== job 2172 ==
// Cordic_Machine
module Cordic_Machine(clock_pulse, reset, x_input, y_input, z_input, x_output, y_output, z_output, flag);
==> flow/config.mk <==
export PLATFORM = sky130hd
export DESIGN_NAME = Cordic_Machine
export DESIGN_NICKNAME = Cordic_Machine
export VERILOG_FILES = /design/flow/design.v
export SDC_FILE = /design/flow/constraint.sdc
export NUM_CORES = 4
export LEC_CHECK = 0
export ABC_AREA = 0
export CAP_MARGIN = 10
export CORE_MARGIN = 5
export CORE_UTILIZATION = 31
export CTS_CLUSTER_DIAMETER = 291
export CTS_CLUSTER_SIZE = 31
export HOLD_SLACK_MARGIN = 0.06
export SETUP_SLACK_MARGIN = -0.05
export SLEW_MARGIN = 40
==> flow/constraint.sdc <==
create_clock -name core_clock -period 4.82 [get_ports {clock_pulse}]
set_input_delay 0.9640 -clock core_clock [delete_from_list [all_inputs] [get_ports {clock_pulse}]]
set_output_delay 0.9640 -clock core_clock [all_outputs]
set_load 0.01 [all_outputs]
run.sh (not shown) runs the stock make flow with config.mk's settings and CLKGATE_MAP_FILE=.
Layout checks on job 2172: not met. Flow itself completed; violations: negative setup slack.
What job 8569 does differently from job 2172 at the input level:
- swapping 10 for 20 in CAP_MARGIN
- clearing CTS_CLUSTER_SIZE, which used to be 31
- swapping 40 for 20 in SLEW_MARGIN
- swapping 31 for 24 in CORE_UTILIZATION
- swapping 0 for 1 in ABC_AREA
- clearing HOLD_SLACK_MARGIN, which used to be 0.06
- clearing CTS_CLUSTER_DIAMETER, which used to be 291
- swapping 4.82 for 4.98 in the clock period (ns, I/O delays scaled along)
--- outcome ---
Finished, but not clean: job 2172, with negative setup slack.
Job 8569 finished every step from synthesis to the final layout, and the layout passed the timing, design-rule and antenna checks.
Number of cells traversed by the worst hold path, job 2172 and job 8569: lower on job 8569
When the final numbers for job 2172 and job 8569 were put side by side, the via count of the first global-routing pass turned out to be greater in job 2172.
In the tables for job 2172 and job 8569, width of the chip reads lower with job 2172.
Compared with job 2172, job 8569 shows a setup slack that is 0.96 ns higher.
### job 8569 -> job 237
- a change of SETUP_SLACK_MARGIN from -0.05 to -0.23
- an added HOLD_SLACK_MARGIN of -0.1
- a change of CORE_UTILIZATION from 24 to 55
Notes after the runs:
| job 237 | all stages done | FAIL | negative setup slack |. [job 237] leakage power figure fell 0.38 nW relative to job 8569. Job 8569 consumes more power than job 237. Final-layout clock buffer total came out exactly the same in job 8569 and job 237. Fmax: job 237 lower than job 8569.
Setup changes, job 237 to job 8811
- a change of CORE_UTILIZATION from 55 to 40
- a change of CORE_MARGIN from 5 to 2
- a deleted SETUP_SLACK_MARGIN that had been -0.23
- a deleted HOLD_SLACK_MARGIN that had been -0.1
- a deleted ABC_AREA that had been 1
- a change of the clock period (ns, I/O delays scaled along) from 4.98 to 6.0
==> results <==
- Job 8811: full flow OK, the timing, design-rule and antenna checks passed
- Side by side, area fraction in full adders, half adders and majority gates turned out higher in job 8811 than in job 237.
- Of job 8811 and job 237, job 237 shows the higher switching part of the total, with job 8811 below it.
- Looking at job 8811 and job 237, the sequential share of layout area is a wash.
- Re depth of the critical timing path with buffers and inverters included: job 8811 and job 237 aren't equal, and the lower value belongs to job 8811.
- Diff job 8811 and job 237: post-layout net count lower in job 8811
- Diff job 8811 and job 237: simple-gate area share of the yosys netlist lower in job 8811
- Compared with job 237, job 8811 degrades core box area.
- Job 237 ended up with z_temp_result[23] as its critical path capture point; job 8811 ended up with y_temp_result[24].
- Summary — synthesized chip area reported by yosys, job 8811 relative to job 237: lower, by 0.95%.

* * *

JK:
The RTL this note starts from:
==> flow/design.v <==
`timescale 1ns / 1ps
module Cordic_Machine(clock_pulse, reset, x_input, y_input, z_input, x_output, y_output, z_output, flag);
	input clock_pulse;
	input reset;  
	parameter fractional_bit = 22;
	parameter iteration_number = 22;
	input signed [fractional_bit+2:0] x_input;
	input signed [fractional_bit+2:0] y_input;
	input signed [fractional_bit+2:0] z_input;
	output signed [fractional_bit+2:0] x_output;
	output signed [fractional_bit+2:0] y_output;
	output signed [fractional_bit+2:0] z_output;
	output flag;  
	reg signed [fractional_bit+2:0] x_temp_result;
	reg signed [fractional_bit+2:0] y_temp_result;
	reg signed [fractional_bit+2:0] z_temp_result;
	reg [5:0] counter;  
	wire signed [fractional_bit+2:0] LUT_Atan [0:iteration_number];
	assign LUT_Atan[00] = 25'b000_0010000000000000000000;    
	assign LUT_Atan[01] = 25'b000_0001001011100100000000;   
	assign LUT_Atan[02] = 25'b000_0000100111111011001110;  
	assign LUT_Atan[03] = 25'b000_0000010100010001000100;
	assign LUT_Atan[04] = 25'b000_0000001010001011000011;
	assign LUT_Atan[05] = 25'b000_0000000101000101110101;
	assign LUT_Atan[06] = 25'b000_0000000010100010111101;
	assign LUT_Atan[07] = 25'b000_0000000001010001011111;
	assign LUT_Atan[08] = 25'b000_0000000000101000101111;
	assign LUT_Atan[09] = 25'b000_0000000000010100010111;
	assign LUT_Atan[10] = 25'b000_0000000000001010001011;
	assign LUT_Atan[11] = 25'b000_0000000000000101000101;
	assign LUT_Atan[12] = 25'b000_0000000000000010100010;
	assign LUT_Atan[13] = 25'b000_0000000000000001010001;
	assign LUT_Atan[14] = 25'b000_0000000000000000101000;
	assign LUT_Atan[15] = 25'b000_0000000000000000010100;
	assign LUT_Atan[16] = 25'b000_0000000000000000001010;
	assign LUT_Atan[17] = 25'b000_0000000000000000000101;
	assign LUT_Atan[18] = 25'b000_0000000000000000000010;
	assign LUT_Atan[19] = 25'b000_0000000000000000000001;
	assign LUT_Atan[20] = 25'b000_0000000000000000000000;
	assign LUT_Atan[21] = 25'b000_0000000000000000000000;
	assign LUT_Atan[22] = 25'b000_0000000000000000000000;
	always @(posedge clock_pulse) 
		begin
			if (reset)
				begin
					counter <= 0;
				end
			else if (counter == 0) 
				begin
					x_temp_result <= x_input;
					y_temp_result <= y_input;
					z_temp_result <= z_input;
					counter <= counter +1;
				end
			else 
				begin
					x_temp_result <= z_temp_result[fractional_bit+2] ? x_temp_result + (y_temp_result >>> (counter-1))
																					 : x_temp_result - (y_temp_result >>> (counter-1));
					y_temp_result <= z_temp_result[fractional_bit+2] ? y_temp_result - (x_temp_result >>> (counter-1))
																					 : y_temp_result + (x_temp_result >>> (counter-1));
					z_temp_result <= z_temp_result[fractional_bit+2] ? z_temp_result + LUT_Atan[counter-1]
																					 : z_temp_result - LUT_Atan[counter-1];
					counter <= (counter + 1) % (iteration_number);
				end
		end
	assign flag  = (counter == iteration_number-1) ? 1: 0;
	assign x_output = x_temp_result;
	assign y_output = y_temp_result;
	assign z_output = z_temp_result;
endmodule
==> flow/config.mk <==
export PLATFORM = sky130hd
export DESIGN_NAME = Cordic_Machine
export DESIGN_NICKNAME = Cordic_Machine
export VERILOG_FILES = /design/flow/design.v
export SDC_FILE = /design/flow/constraint.sdc
export NUM_CORES = 4
export LEC_CHECK = 0
export CAP_MARGIN = 25
export CELL_PAD_IN_SITES_DETAIL_PLACEMENT = 2
export CELL_PAD_IN_SITES_GLOBAL_PLACEMENT = 1
export CORE_ASPECT_RATIO = 0.63
export CORE_MARGIN = 5
export CORE_UTILIZATION = 52
export GPL_ROUTABILITY_DRIVEN = 0
export MIN_ROUTING_LAYER = met2
export PLACE_DENSITY_LB_ADDON = 0.25
export SETUP_SLACK_MARGIN = 0.47
export SLEW_MARGIN = 20
==> flow/constraint.sdc <==
create_clock -name core_clock -period 6.0 [get_ports {clock_pulse}]
set_input_delay 1.2000 -clock core_clock [delete_from_list [all_inputs] [get_ports {clock_pulse}]]
set_output_delay 1.2000 -clock core_clock [all_outputs]
set_load 0.01 [all_outputs]
JK did not finish: a tool error stopped it during 3_5_place_dp.
The following lists how MS was set up differently from JK:
Settings: CELL_PAD_IN_SITES_DETAIL_PLACEMENT: 2 -> unset; CELL_PAD_IN_SITES_GLOBAL_PLACEMENT: 1 -> unset; GPL_ROUTABILITY_DRIVEN: 0 -> unset; CORE_MARGIN: 5 -> 2; CORE_ASPECT_RATIO: 0.63 -> unset; SETUP_SLACK_MARGIN: 0.47 -> unset; CORE_UTILIZATION: 52 -> 32; PLACE_DENSITY_LB_ADDON: 0.25 -> unset; CAP_MARGIN: 25 -> 20; MIN_ROUTING_LAYER: met2 -> unset; the clock period (ns, I/O delays scaled along): 6.0 -> 5.86.
Findings:
- No stage failed in MS, and the final checks on the layout all came back clean.
- As far as mux contribution to synthesized area goes, MS and JK are indistinguishable; the numbers are identical.
- Number of synthesized flops with an enable pin of JK is on par with MS.
- As of MS, floorplan die height had risen by more than half compared to JK.
- The number of cells in the yosys synthesis report was comparable across JK and MS.
The inputs of AL differ from those of MS as listed below.
Settings: CORE_UTILIZATION now 66, was 32; TNS_END_PERCENT now 5, previously not set; CTS_CLUSTER_SIZE now 61, previously not set; HOLD_SLACK_MARGIN now -0.05, previously not set; the clock period (ns, I/O delays scaled along) now 5.33, was 5.86.
### Flow results
Comparing AL and MS, placed wire-length estimate after detailed placement is higher on MS. Seen in the log of AL: GRT-0232 during 5_1_grt, after which the run never completed. Looking at die extent in y, AL sits about 30% below MS. Diff MS..AL | chip area estimate from yosys synthesis | unchanged.
The following lists how TR was set up differently from AL:
Settings: PLACE_DENSITY now 0.39, previously not set; TNS_END_PERCENT no longer set, was 5; HOLD_SLACK_MARGIN no longer set, was -0.05; ABC_AREA now 0, previously not set; CTS_CLUSTER_SIZE no longer set, was 61; CORE_UTILIZATION now 69, was 66; the clock period (ns, I/O delays scaled along) now 3.49, was 5.33.
## What came out
TR did not finish; the tool stopped in 3_5_place_dp with error DPL-0038.
TR against AL: xor/xnor cell area share of the yosys netlist ~0 delta; area of the die -4.2%; cell count after synthesis ~0 delta.
Share of synthesized area spent on multiplexers came out exactly the same in AL and TR.
[TR vs AL] die extent in y: lower in TR
Changes observed in TR relative to AL: horizontal die dimension lost 2.1%, area after synthesis neither gained nor lost much, site row count lost 1.
Edits applied to the flow inputs when going from TR to PW:
Settings: changing CORE_UTILIZATION from 69 to 58; setting SETUP_SLACK_MARGIN to -0.05 for the first time; removing PLACE_DENSITY (formerly 0.39); setting CTS_CLUSTER_SIZE to 80 for the first time; setting TNS_END_PERCENT to 5 for the first time; changing the clock period (ns, I/O delays scaled along) from 3.49 to 4.98.
==> comparison <==
Complete run, failing final checks: PW, reason negative setup slack. Netlist area before placement came out exactly the same in PW and TR. Between PW and TR, weighted congestion at the end of routability-driven global placement is higher for TR, PW comes in under that. Going from TR to PW, I/O pin total roughly the same; synthesized flop and latch total held. As far as portion of the post-synthesis area used by sequential elements is concerned, PW and TR perform about the same. From TR to PW the numbers moved as follows: number of nets in the synthesized netlist barely changed; die height increased about 9%; width of the die now sits higher; full die area higher.
No activity file was given, so power comes from the tool's default toggle rates.
